v1:
## cpu_top_pipeline
module cpu_top_pipeline (
    input wire clk,
    input wire rst,
    output wire [7:0]  imem_addr,
    input  wire [15:0] imem_data,
    output wire [7:0]  dmem_addr,
    output wire [15:0] dmem_wdata,
    output wire        dmem_we,
    input  wire [15:0] dmem_rdata,
    output wire        halted
);
    wire [15:0] if_pc, if_instr;
    wire if_stall, if_flush;
    wire [15:0] id_pc, id_instr;
    wire [3:0] id_opcode, id_rd, id_rs1, id_rs2;
    wire [15:0] id_rs1_data, id_rs2_data, id_imm;
    wire id_reg_write, id_alu_src, id_mem_read, id_mem_write, id_mem_to_reg;
    wire id_branch, id_branch_ne, id_jump;
    wire [3:0] id_alu_op;
    wire id_halt, id_pc_write;
    wire [15:0] ex1_pc, ex1_rs1_data, ex1_rs2_data, ex1_imm;
    wire [3:0] ex1_rd, ex1_rs1, ex1_rs2, ex1_alu_op;
    wire ex1_reg_write, ex1_alu_src, ex1_mem_read, ex1_mem_write, ex1_mem_to_reg;
    wire ex1_branch, ex1_branch_ne;
    wire [15:0] ex1_alu_result, ex1_branch_target;
    wire ex1_zero;
    wire [1:0] forward_a, forward_b;
    wire [15:0] ex1_rs1_fwd, ex1_rs2_fwd;
    wire [15:0] ex2_alu_result, ex2_rs2_data, ex2_branch_target;
    wire [3:0] ex2_rd;
    wire ex2_reg_write, ex2_mem_read, ex2_mem_write, ex2_mem_to_reg;
    wire ex2_branch, ex2_branch_ne, ex2_zero;
    wire [15:0] mem_alu_result, mem_rs2_data, mem_read_data, mem_branch_target;
    wire [3:0] mem_rd;
    wire mem_reg_write, mem_mem_read, mem_mem_write, mem_mem_to_reg;
    wire mem_branch, mem_branch_ne, mem_zero;
    wire [15:0] wb_alu_result, wb_mem_data, wb_write_data;
    wire [3:0] wb_rd;
    wire wb_reg_write, wb_mem_to_reg;
    wire stall_signal, flush_signal;
    wire branch_taken, jump_taken;
    wire [15:0] jump_target;
    wire ifid_write_en;
    reg fetch_stop;
    reg halt_ex1, halt_ex2, halt_mem, halt_wb;
    wire id_halt_go;
    assign halted = halt_wb;
    always @(posedge clk or posedge rst) begin
  ...
==> flow/config.mk <==
export PLATFORM = sky130hd
export DESIGN_NAME = cpu_top_pipeline
export DESIGN_NICKNAME = cpu_top_pipeline
export VERILOG_FILES = /design/flow/design.v
export SDC_FILE = /design/flow/constraint.sdc
export NUM_CORES = 4
export LEC_CHECK = 0
export ABC_AREA = 1
export CAP_MARGIN = 20
export CORE_MARGIN = 2
export CORE_UTILIZATION = 71
export PLACE_DENSITY = 0.8
export SETUP_SLACK_MARGIN = -0.19
export SLEW_MARGIN = 20
==> flow/constraint.sdc <==
create_clock -name core_clock -period 3.77 [get_ports {clk}]
set_input_delay 0.7540 -clock core_clock [delete_from_list [all_inputs] [get_ports {clk}]]
set_output_delay 0.7540 -clock core_clock [all_outputs]
set_load 0.01 [all_outputs]
run.sh (not shown) runs the stock make flow with config.mk's settings and CLKGATE_MAP_FILE=.
Ran to the end and failed final checks on setup timing: v1.
Input changes introduced in v8 (baseline for comparison: v1):
-- flow/config.mk --
<<< v1, line 8
export ABC_AREA = 1
export CAP_MARGIN = 20
export CORE_MARGIN = 2
export CORE_UTILIZATION = 71
export PLACE_DENSITY = 0.8
export SETUP_SLACK_MARGIN = -0.19
export SLEW_MARGIN = 20
>>> v8, line 8
export ABC_AREA = 1
export CAP_MARGIN = 0
export CORE_MARGIN = 2
export CORE_UTILIZATION = 71
export CTS_CLUSTER_SIZE = 50
export PLACE_DENSITY = 0.8
export SETUP_SLACK_MARGIN = 1.01
export SLEW_MARGIN = 20
==> comparison <==
[flow] v8 | stages: complete | final checks: fail | reason: setup timing
v1 and v8 ended up with nearly the same synthesized cell count.
Between v1 and v8, the difference in clock input transition at the sequential cells of the worst setup and hold paths is negligible.
Compared with v1, v8 shows a higher combinational fraction of the cell area.
Against v1, v8 comes in 157 higher on cell resize tally after clock tree synthesis.
Async set-or-reset flop fraction in the synthesized netlist came out exactly the same in v1 and v8.
Of the two values seen for biggest cell category by area in the final layout, registers was produced by v1 and logic gates by v8.
Comparing v1 and v8, the higher data arrival time of the worst path is on v8.
Diff v1 -> v8 | final area | up by a few percent
[inputs] v6 vs v8
==> flow/config.mk <==
export PLATFORM = sky130hd
export DESIGN_NAME = cpu_top_pipeline
export DESIGN_NICKNAME = cpu_top_pipeline
export VERILOG_FILES = /design/flow/design.v
export SDC_FILE = /design/flow/constraint.sdc
export NUM_CORES = 4
export LEC_CHECK = 0
export CAP_MARGIN = 20
export CORE_MARGIN = 2
export CORE_UTILIZATION = 40
export PLACE_DENSITY = 0.6
export SLEW_MARGIN = 20
==> flow/constraint.sdc <==
create_clock -name core_clock -period 5.31 [get_ports {clk}]
set_input_delay 1.0620 -clock core_clock [delete_from_list [all_inputs] [get_ports {clk}]]
set_output_delay 1.0620 -clock core_clock [all_outputs]
set_load 0.01 [all_outputs]
==> results <==
- v6: no failed stages, no open violations at the end
- | wire length of the first global-routing pass | higher: v8 |
- Post-synthesis cell count in v6 vs v8: down about 24%
- Sort v6 and v8 by maximum number of pins on one net before global-route repair asc -> top: v8
- Compared with v8, in v6 routed wire length lower, area of the mapped netlist now sits lower, met1 routing resource usage after global routing fell by 26 points, met2 layer usage reported by global route now smaller.
- Fill cell total of the finished layout up 3921 in v6 wrt v8
Input-level comparison between v33 and v6:
-- flow/config.mk --
<<< v6, line 7
export LEC_CHECK = 0
export CAP_MARGIN = 20
export CORE_MARGIN = 2
export CORE_UTILIZATION = 40
export PLACE_DENSITY = 0.6
export SLEW_MARGIN = 20
>>> v33, line 7
export LEC_CHECK = 0
export ABC_AREA = 1
export CAP_MARGIN = 20
export CORE_MARGIN = 2
export CORE_UTILIZATION = 65
export SLEW_MARGIN = 20
==> flow/constraint.sdc <==
create_clock -name core_clock -period 2.95 [get_ports {clk}]
set_input_delay 0.5900 -clock core_clock [delete_from_list [all_inputs] [get_ports {clk}]]
set_output_delay 0.5900 -clock core_clock [all_outputs]
set_load 0.01 [all_outputs]
Results
- [flow] v33 | stages: complete | final checks: fail | reason: setup timing
- Lower worst path required time was reported by v33, not v6.
- Number of cell instances on the worst register-to-register path ends up higher on v33.
- Sort v33 and v6 by logic area asc -> top: v6
- Wire length of the first global-routing pass was higher in v33 than in v6.
- Summary of v33 over v6: cell count moved up; initial antenna violation count moved up; post-route fraction of the period consumed by the critical path moved up.
- The lower actual slew at the worst max-slew pin came out of v33.
- Taking v6 as the reference, in v33 synthesized cell count increased by 798 relative to the old numbers.
The inputs of v10 differ from those of v33 as listed below.
-- flow/config.mk --
<<< v33, line 10
export CORE_MARGIN = 2
export CORE_UTILIZATION = 65
export SLEW_MARGIN = 20
>>> v10, line 10
export CORE_MARGIN = 2
export CORE_UTILIZATION = 72
export PLACE_DENSITY = 0.6
export SLEW_MARGIN = 20
==> flow/constraint.sdc <==
create_clock -name core_clock -period 4.61 [get_ports {clk}]
set_input_delay 0.9220 -clock core_clock [delete_from_list [all_inputs] [get_ports {clk}]]
set_output_delay 0.9220 -clock core_clock [all_outputs]
set_load 0.01 [all_outputs]
Results
v10: no failed stages, no open violations at the end
Summary: with v33 as the reference, critical path depth in v10 moved down by a few percent.
Sum of met3 wire segment lengths after detailed routing: v10 < v33
Compared with v33, non-clock buffer count in v10 decreased by more than half.
Looking at startpoint of the most critical setup path, the u_id_ex.ex_rs1[3] result is from v10; the u_id_ex.ex_imm[14] one comes from v33.
Row final-layout non-clock buffer area share: v10 lower / v33 higher
### v10 -> v56
-- flow/config.mk --
<<< v10, line 7
export LEC_CHECK = 0
export ABC_AREA = 1
export CAP_MARGIN = 20
export CORE_MARGIN = 2
export CORE_UTILIZATION = 72
export PLACE_DENSITY = 0.6
export SLEW_MARGIN = 20
>>> v56, line 7
export LEC_CHECK = 0
export CAP_MARGIN = 20
export CORE_MARGIN = 2
export CORE_UTILIZATION = 58
export SLEW_MARGIN = 20
==> flow/constraint.sdc <==
create_clock -name core_clock -period 3.01 [get_ports {clk}]
set_input_delay 0.6020 -clock core_clock [delete_from_list [all_inputs] [get_ports {clk}]]
set_output_delay 0.6020 -clock core_clock [all_outputs]
set_load 0.01 [all_outputs]
## What came out
- The flow completed for v56, but it is not clean: the layout still shows setup timing.
- Non-clock inverter count in the final layout shrinks by more than half when moving from v10 to v56.
- Compared with v10, in v56 count of instantiated cells in the yosys netlist dropped about 24%; total die area climbed about 16%.
- v10 → v56: number of standard-cell rows in the floorplan increased by about 7% relative to the old numbers; synthesized area decreased by 6.6% relative to the old numbers; final critical-path required period increased by 0.71 ns relative to the old numbers.
- On sequential share of layout area: v56 sits below v10.
- Share of the clock period used by the worst path: lower on v10
- The share of the yosys chip area belonging to registers in v56 was higher than what v10 gave.
- Min total routed wire length on the met1 layer across v56 and v10: v10

cpu_top_pipeline again, from the RTL that the note above started with.
// cpu_top_pipeline
module cpu_top_pipeline (
    input wire clk,
    input wire rst,
    output wire [7:0]  imem_addr,
    input  wire [15:0] imem_data,
    output wire [7:0]  dmem_addr,
    output wire [15:0] dmem_wdata,
    output wire        dmem_we,
    input  wire [15:0] dmem_rdata,
    output wire        halted
);
    wire [15:0] if_pc, if_instr;
    wire if_stall, if_flush;
    wire [15:0] id_pc, id_instr;
    wire [3:0] id_opcode, id_rd, id_rs1, id_rs2;
    wire [15:0] id_rs1_data, id_rs2_data, id_imm;
    wire id_reg_write, id_alu_src, id_mem_read, id_mem_write, id_mem_to_reg;
    wire id_branch, id_branch_ne, id_jump;
    wire [3:0] id_alu_op;
    wire id_halt, id_pc_write;
    wire [15:0] ex1_pc, ex1_rs1_data, ex1_rs2_data, ex1_imm;
    wire [3:0] ex1_rd, ex1_rs1, ex1_rs2, ex1_alu_op;
    wire ex1_reg_write, ex1_alu_src, ex1_mem_read, ex1_mem_write, ex1_mem_to_reg;
    wire ex1_branch, ex1_branch_ne;
    wire [15:0] ex1_alu_result, ex1_branch_target;
    wire ex1_zero;
    wire [1:0] forward_a, forward_b;
    wire [15:0] ex1_rs1_fwd, ex1_rs2_fwd;
    wire [15:0] ex2_alu_result, ex2_rs2_data, ex2_branch_target;
    wire [3:0] ex2_rd;
    wire ex2_reg_write, ex2_mem_read, ex2_mem_write, ex2_mem_to_reg;
    wire ex2_branch, ex2_branch_ne, ex2_zero;
    wire [15:0] mem_alu_result, mem_rs2_data, mem_read_data, mem_branch_target;
    wire [3:0] mem_rd;
    wire mem_reg_write, mem_mem_read, mem_mem_write, mem_mem_to_reg;
    wire mem_branch, mem_branch_ne, mem_zero;
    wire [15:0] wb_alu_result, wb_mem_data, wb_write_data;
    wire [3:0] wb_rd;
    wire wb_reg_write, wb_mem_to_reg;
    wire stall_signal, flush_signal;
    wire branch_taken, jump_taken;
    wire [15:0] jump_target;
    wire ifid_write_en;
    reg fetch_stop;
    reg halt_ex1, halt_ex2, halt_mem, halt_wb;
    wire id_halt_go;
    assign halted = halt_wb;
    always @(posedge clk or posedge rst) begin
        if (rst) begin
            fetch_stop <= 1'b0;
            halt_ex1 <= 1'b0;
  ...
clock: 7.98 ns
lec_check: 0
abc_area: 1
cap_margin: 20
core_aspect_ratio: 1.65
core_margin: 8
core_utilization: 27
cts_cluster_size: 59
gpl_routability_driven: 1
gpl_timing_driven: 0
hold_slack_margin: 0.25
max_routing_layer: met5
place_density_lb_addon: 0.21
slew_margin: 30
tns_end_percent: 55
Edit:
ABC_AREA = default   (was 1)
CORE_ASPECT_RATIO = default   (was 1.65)
CORE_MARGIN = 2   (was 8)
CORE_UTILIZATION = 40   (was 27)
CTS_CLUSTER_SIZE = default   (was 59)
GPL_ROUTABILITY_DRIVEN = default   (was 1)
GPL_TIMING_DRIVEN = default   (was 0)
HOLD_SLACK_MARGIN = default   (was 0.25)
MAX_ROUTING_LAYER = default   (was met5)
PLACE_DENSITY = 0.6   (was default)
PLACE_DENSITY_LB_ADDON = default   (was 0.21)
SLEW_MARGIN = 20   (was 30)
TNS_END_PERCENT = default   (was 55)
clock period = 5.5 ns   (was 7.98 ns; I/O delays follow)
Outcome: The new run produced a clean layout. Synthesized cell count drops by about 24%. Hold slack barely changes. Setup slack is worse by 1800 ps. Via count decreases by about 12%. Design area goes down by 8.2%. Maximum frequency went up by 14%.

Starting RTL as in the previous note.
// cpu_top_pipeline
module cpu_top_pipeline (
    input wire clk,
    input wire rst,
    output wire [7:0]  imem_addr,
    input  wire [15:0] imem_data,
    output wire [7:0]  dmem_addr,
    output wire [15:0] dmem_wdata,
    output wire        dmem_we,
    input  wire [15:0] dmem_rdata,
    output wire        halted
);
clock: 4.13 ns
lec_check: 0
abc_area: 0
cap_margin: 30
cell_pad_in_sites_detail_placement: 2
cell_pad_in_sites_global_placement: 0
core_margin: 2
core_utilization: 32
cts_cluster_size: 96
gpl_routability_driven: 0
gpl_timing_driven: 0
max_routing_layer: met4
min_routing_layer: met2
place_density_lb_addon: 0.29
slew_margin: 0
tns_end_percent: 75
The baseline never finished: it broke off in global routing (5_1_grt), error GRT-0116.
Next try:
ABC_AREA = 1   (was 0)
SETUP_SLACK_MARGIN = 0.43   (was unset)
SLEW_MARGIN = 5   (was 0)
The changed run stopped in global routing (5_1_grt).
Synthesized area increases by a little under a tenth.
Synthesized cell count increases by a quarter to a third.
Die area increases by a few percent.
Next try:
ABC_AREA = unset   (was 1)
CAP_MARGIN = 5   (was 30)
CELL_PAD_IN_SITES_DETAIL_PLACEMENT = unset   (was 2)
CELL_PAD_IN_SITES_GLOBAL_PLACEMENT = unset   (was 0)
CORE_UTILIZATION = 68   (was 32)
CTS_CLUSTER_SIZE = 36   (was 96)
GPL_ROUTABILITY_DRIVEN = unset   (was 0)
GPL_TIMING_DRIVEN = unset   (was 0)
MAX_ROUTING_LAYER = unset   (was met4)
MIN_ROUTING_LAYER = unset   (was met2)
PLACE_DENSITY_LB_ADDON = unset   (was 0.29)
SETUP_SLACK_MARGIN = unset   (was 0.43)
SLEW_MARGIN = 20   (was 5)
TNS_END_PERCENT = unset   (was 75)
clock period = 3.01 ns   (was 4.13 ns; I/O delays follow)
=> The changed run produced a layout that fails on negative setup slack. Die area goes down by 55%. Area after synthesis goes down by 6.6%. Synthesized cell count is lower by 24%.

Starting RTL as in the previous note.
export LEC_CHECK = 0
export ABC_AREA = 1
export CAP_MARGIN = 35
export CELL_PAD_IN_SITES_GLOBAL_PLACEMENT = 2
export CORE_MARGIN = 5
export CORE_UTILIZATION = 17
export CTS_CLUSTER_DIAMETER = 258
export MIN_ROUTING_LAYER = met1
export SETUP_SLACK_MARGIN = 0.92
export SLEW_MARGIN = 10
create_clock -name core_clock -period 4.78 [get_ports {clk}]
Then changed:
ABC_AREA = unset   (was 1)
CAP_MARGIN = 20   (was 35)
CELL_PAD_IN_SITES_GLOBAL_PLACEMENT = unset   (was 2)
CORE_MARGIN = 2   (was 5)
CORE_UTILIZATION = 64   (was 17)
CTS_CLUSTER_DIAMETER = unset   (was 258)
MIN_ROUTING_LAYER = unset   (was met1)
PLACE_DENSITY = 0.6   (was unset)
SETUP_SLACK_MARGIN = unset   (was 0.92)
SLEW_MARGIN = 20   (was 10)
clock period = 4.4 ns   (was 4.78 ns; I/O delays follow)
Effect:
- This time the run finished with negative setup slack left
- wire length decreases by 27%
- area after synthesis decreases by about 6.6%
- hold slack is better by 22 ps
- clock-buffer cell count decreases by 19
- global-route usage increases by 29 points
- core utilization increases by 58 points
- non-clock buffer count increases by 131
Then changed:
CORE_UTILIZATION = 61   (was 64)
CTS_CLUSTER_SIZE = 41   (was unset)
PLACE_DENSITY = unset   (was 0.6)
SETUP_SLACK_MARGIN = 0.87   (was unset)
clock period = 3.01 ns   (was 4.4 ns; I/O delays follow)
Result: The changed run completed and failed the layout checks on negative setup slack. Flip-flop count is unchanged. Routed wire length went up by 17%. Utilization went up by 3.8 points. Global-route usage went up by 2.6 points. Die area went up by 4.8%. Worst setup slack degrades by 1500 ps. Area after synthesis is unchanged. Cell area went up by 9.2%. Critical path depth stays the same.
Then changed:
CAP_MARGIN = 0   (was 20)
CORE_UTILIZATION = 72   (was 61)
CTS_CLUSTER_SIZE = 30   (was 41)
PLACE_DENSITY = 0.78   (was unset)
SETUP_SLACK_MARGIN = unset   (was 0.87)
clock period = 4.34 ns   (was 3.01 ns; I/O delays follow)
After rerunning:
- The new run finished but failed the layout checks on negative setup slack
- utilization rose by 5.1 points
- cell area fell by roughly a tenth
- flip-flop count stays the same
- via count fell slightly
- hold slack hardly moves
- worst setup slack improved by 1300 ps
Then changed:
CAP_MARGIN = 20   (was 0)
CORE_UTILIZATION = 45   (was 72)
CTS_CLUSTER_SIZE = unset   (was 30)
PLACE_DENSITY = 0.6   (was 0.78)
clock period = 5.31 ns   (was 4.34 ns; I/O delays follow)
Effect:
- This time the run finished clean
- clock-buffer cell count came out higher by 4
- wire length goes down by 8.1%
- worst setup slack is better by 980 ps
- global-route usage came out lower by 21 points
- non-clock buffer count fell by 167
